==> flow/design.v (excerpt) <==
module dut #(
    parameter int DATAW = 16
)(
    input  wire                 clk,
    input  wire                 rst_n,
    input  wire                 in_valid,
    output wire                 in_ready,
    input  wire signed [DATAW-1:0] in_data,
    output reg                  out_valid,
    input  wire                 out_ready,
    output reg signed [2*DATAW-1:0] out_data
);
Size: roughly 32 flip-flops, roughly 54 I/O pins.
==> flow/config.mk <==
export PLATFORM = sky130hd
export DESIGN_NAME = dut
export DESIGN_NICKNAME = dut
export VERILOG_FILES = /design/flow/design.v
export SDC_FILE = /design/flow/constraint.sdc
export NUM_CORES = 4
export LEC_CHECK = 0
export ABC_AREA = 0
export CAP_MARGIN = 35
export CELL_PAD_IN_SITES_DETAIL_PLACEMENT = 1
export CELL_PAD_IN_SITES_GLOBAL_PLACEMENT = 1
export CORE_ASPECT_RATIO = 1.36
export CORE_MARGIN = 4
export CORE_UTILIZATION = 61
export CTS_CLUSTER_DIAMETER = 392
export CTS_CLUSTER_SIZE = 45
export GPL_ROUTABILITY_DRIVEN = 1
export GPL_TIMING_DRIVEN = 0
export MAX_ROUTING_LAYER = met4
export PLACE_DENSITY = 0.92
export SETUP_SLACK_MARGIN = 0.76
export SLEW_MARGIN = 10
export TNS_END_PERCENT = 45
==> flow/constraint.sdc <==
create_clock -name core_clock -period 12.4 [get_ports {clk}]
set_input_delay 2.4800 -clock core_clock [delete_from_list [all_inputs] [get_ports {clk}]]
set_output_delay 2.4800 -clock core_clock [all_outputs]
set_load 0.01 [all_outputs]
run.sh (not shown) runs the stock make flow with config.mk's settings and CLKGATE_MAP_FILE=.
Rerun with:
CELL_PAD_IN_SITES_DETAIL_PLACEMENT = 0   (was 1)
CELL_PAD_IN_SITES_GLOBAL_PLACEMENT = default   (was 1)
CORE_ASPECT_RATIO = 1.41   (was 1.36)
CORE_MARGIN = 2   (was 4)
CORE_UTILIZATION = 70   (was 61)
CTS_CLUSTER_DIAMETER = 29   (was 392)
CTS_CLUSTER_SIZE = 15   (was 45)
GPL_TIMING_DRIVEN = 1   (was 0)
MAX_ROUTING_LAYER = default   (was met4)
PLACE_DENSITY = default   (was 0.92)
PLACE_DENSITY_LB_ADDON = 0.25   (was default)
clock period = 6.88 ns   (was 12.4 ns; I/O delays follow)
After rerunning: The new run died in 5_1_grt. Area after synthesis is unchanged. Die size fell by 18%. Synthesized cell count is unchanged.
Rerun with:
CORE_ASPECT_RATIO = 1.92   (was 1.41)
CORE_UTILIZATION = 28   (was 70)
CTS_CLUSTER_DIAMETER = 392   (was 29)
CTS_CLUSTER_SIZE = default   (was 15)
GPL_TIMING_DRIVEN = 0   (was 1)
PLACE_DENSITY = 0.92   (was default)
PLACE_DENSITY_LB_ADDON = default   (was 0.25)
clock period = 12.4 ns   (was 6.88 ns; I/O delays follow)
Outcome: The changed run finished with timing, DRC and antenna clean. Die area increases by 140%. Synthesized area is unchanged. Synthesized cell count stays the same.

---

## wip/sierra
The RTL this note starts from:
==> flow/design.v <==
`timescale 1ns/1ps
module dut #(
    parameter int DATAW = 16
)(
    input  wire                 clk,
    input  wire                 rst_n,
    input  wire                 in_valid,
    output wire                 in_ready,
    input  wire signed [DATAW-1:0] in_data,
    output reg                  out_valid,
    input  wire                 out_ready,
    output reg signed [2*DATAW-1:0] out_data
);
    assign in_ready = rst_n && (!out_valid || out_ready);
    always @(posedge clk or negedge rst_n) begin
        if (!rst_n) begin
            out_valid <= 1'b0;
            out_data  <= '0;
        end else begin
            if (in_valid && in_ready) begin
                out_data  <= in_data * in_data;  
                out_valid <= 1'b1;
            end else if (out_valid && out_ready) begin
                out_valid <= 1'b0;
            end
        end
    end
endmodule
make LEC_CHECK=0 CAP_MARGIN=20 CORE_MARGIN=2 CORE_UTILIZATION=72 PLACE_DENSITY=0.76 SETUP_SLACK_MARGIN=-0.44 SLEW_MARGIN=20 TNS_END_PERCENT=5 finish   # period 5.83 ns
The flow ended early for wip/sierra: it failed with a tool error in global routing.
Inputs modified between wip/sierra and wip/quartz:
diff --git a/flow/config.mk b/flow/config.mk
--- a/flow/config.mk
+++ b/flow/config.mk
@@ -9,6 +9,6 @@
 export CORE_MARGIN = 2
 export CORE_UTILIZATION = 72
-export PLACE_DENSITY = 0.76
-export SETUP_SLACK_MARGIN = -0.44
+export CTS_CLUSTER_DIAMETER = 85
+export CTS_CLUSTER_SIZE = 24
+export PLACE_DENSITY_LB_ADDON = 0.27
 export SLEW_MARGIN = 20
-export TNS_END_PERCENT = 5
==> flow/constraint.sdc <==
create_clock -name core_clock -period 6.9 [get_ports {clk}]
set_input_delay 1.3800 -clock core_clock [delete_from_list [all_inputs] [get_ports {clk}]]
set_output_delay 1.3800 -clock core_clock [all_outputs]
set_load 0.01 [all_outputs]
### Flow results
Per the comparison of wip/quartz with wip/sierra, total placed cells including tap cells went down 0.98%; count of boundary I/O pins flat; half-perimeter wire length after placement saw little to no change.
Re effective utilization at floorplan: no difference whatsoever between wip/quartz and wip/sierra.
Relative to wip/sierra, post-CTS repair timing setup buffer count has gone down in wip/quartz.
Status: number of buffers inserted during clock tree synthesis parity (wip/sierra, wip/quartz)
Taking wip/sierra as the reference, in wip/quartz post-synthesis share of cell area spent on xor and xnor gates held; global placer's final weighted congestion rose by 4.7%.
Run status, wip/quartz: aborted in global routing, error GRT-0232
The following lists how wip/ember was set up differently from wip/quartz:
diff --git a/flow/config.mk b/flow/config.mk
--- a/flow/config.mk
+++ b/flow/config.mk
@@ -9,6 +9,5 @@
 export CORE_MARGIN = 2
 export CORE_UTILIZATION = 72
-export CTS_CLUSTER_DIAMETER = 85
-export CTS_CLUSTER_SIZE = 24
-export PLACE_DENSITY_LB_ADDON = 0.27
+export PLACE_DENSITY = 0.6
 export SLEW_MARGIN = 20
+export TNS_END_PERCENT = 5
==> flow/constraint.sdc <==
create_clock -name core_clock -period 5.52 [get_ports {clk}]
set_input_delay 1.1040 -clock core_clock [delete_from_list [all_inputs] [get_ports {clk}]]
set_output_delay 1.1040 -clock core_clock [all_outputs]
set_load 0.01 [all_outputs]
## What came out
On placed cell area: wip/ember sits above wip/quartz.
wip/ember vs. wip/quartz: post-synth net total roughly the same, post-synthesis cell count level, post-synthesis instance area shows no meaningful change.
Diff wip/quartz..wip/ember | number of cells in Yosys stat | unchanged
Taking wip/quartz as the reference, in wip/ember post-DP HPWL up about 10%, synthesized area per cell level.
Compound-cell area share of the yosys netlist came out exactly the same in wip/quartz and wip/ember.
wip/ember -> wip/quartz: async set-or-reset flop fraction in the synthesized netlist delta 0, exact match
wip/ember vs wip/quartz: cell count after placement up
Of wip/quartz and wip/ember, not a single run came through the flow clean.
Status(wip/ember) = ERROR, stage = clock tree synthesis
What ended wip/quartz was a tool error in global routing; the run never finished.
Input changes introduced in wip/tundra (baseline for comparison: wip/ember):
diff --git a/flow/config.mk b/flow/config.mk
--- a/flow/config.mk
+++ b/flow/config.mk
@@ -8,6 +8,5 @@
 export CAP_MARGIN = 20
 export CORE_MARGIN = 2
-export CORE_UTILIZATION = 72
+export CORE_UTILIZATION = 40
 export PLACE_DENSITY = 0.6
 export SLEW_MARGIN = 20
-export TNS_END_PERCENT = 5
==> flow/constraint.sdc <==
create_clock -name core_clock -period 7.29 [get_ports {clk}]
set_input_delay 1.4580 -clock core_clock [delete_from_list [all_inputs] [get_ports {clk}]]
set_output_delay 1.4580 -clock core_clock [all_outputs]
set_load 0.01 [all_outputs]
==> results <==
wip/tundra | stages: all done | timing, DRC, antenna: all pass
Estimated wirelength of the detail-placed design for wip/tundra: about 22% down relative to wip/ember
Chip footprint is lower on wip/ember
Compared with wip/ember, wip/tundra degrades core region area.
wip/ember -> wip/tundra: yosys cell count delta 0, exact match
From wip/tundra to wip/ember, number of instances in the synthesized netlist did not move at all.
> inputs changed (wip/tundra -> wip/harbor)
diff --git a/flow/config.mk b/flow/config.mk
--- a/flow/config.mk
+++ b/flow/config.mk
@@ -6,7 +6,11 @@
 export NUM_CORES = 4
 export LEC_CHECK = 0
+export ABC_AREA = 1
 export CAP_MARGIN = 20
 export CORE_MARGIN = 2
-export CORE_UTILIZATION = 40
+export CORE_UTILIZATION = 64
+export CTS_CLUSTER_DIAMETER = 189
+export CTS_CLUSTER_SIZE = 96
 export PLACE_DENSITY = 0.6
 export SLEW_MARGIN = 20
+export TNS_END_PERCENT = 10
==> flow/constraint.sdc <==
create_clock -name core_clock -period 4.05 [get_ports {clk}]
set_input_delay 0.8100 -clock core_clock [delete_from_list [all_inputs] [get_ports {clk}]]
set_output_delay 0.8100 -clock core_clock [all_outputs]
set_load 0.01 [all_outputs]
[summary]
Buffers plus inverters on the worst setup path delta for wip/harbor relative to wip/tundra: 4 higher
Per the comparison of wip/harbor with wip/tundra, worst slew margin relative to its limit fell 10 points.
After detailed routing, wip/tundra needs less wire than wip/harbor.
Diff wip/tundra -> wip/harbor: total cell area reported by yosys after synthesis now sits higher, fraction of the core area occupied by cells at floorplan went up, overall track demand over capacity in global routing increased 21 points.
Layout checks on wip/harbor: not met. Flow itself completed; violations: setup timing.
Input-level comparison between wip/cedar and wip/harbor:
==> flow/config.mk <==
export PLATFORM = sky130hd
export DESIGN_NAME = dut
export DESIGN_NICKNAME = dut
export VERILOG_FILES = /design/flow/design.v
export SDC_FILE = /design/flow/constraint.sdc
export NUM_CORES = 4
export LEC_CHECK = 0
export CAP_MARGIN = 20
export CORE_MARGIN = 2
export CORE_UTILIZATION = 40
export CTS_CLUSTER_SIZE = 100
export PLACE_DENSITY = 0.6
export SETUP_SLACK_MARGIN = -0.52
export SLEW_MARGIN = 0
==> flow/constraint.sdc <==
create_clock -name core_clock -period 7.5 [get_ports {clk}]
set_input_delay 1.5000 -clock core_clock [delete_from_list [all_inputs] [get_ports {clk}]]
set_output_delay 1.5000 -clock core_clock [all_outputs]
set_load 0.01 [all_outputs]
Notes after the runs:
wip/cedar was carried through to the last stage, and its layout satisfied the timing, DRC and antenna checks.
[compare] base=wip/harbor new=wip/cedar: hold slack held steady, area figure in the yosys stat output shrank by 6.8%, post-cts resize count shrank by 253, clock skew held steady, proportion of synthesized chip area in sequential cells grew by 0.53 points.
Going from wip/harbor to wip/cedar, synthesized area shrank by a few percent.
The run with more routed wire is wip/harbor, not wip/cedar.
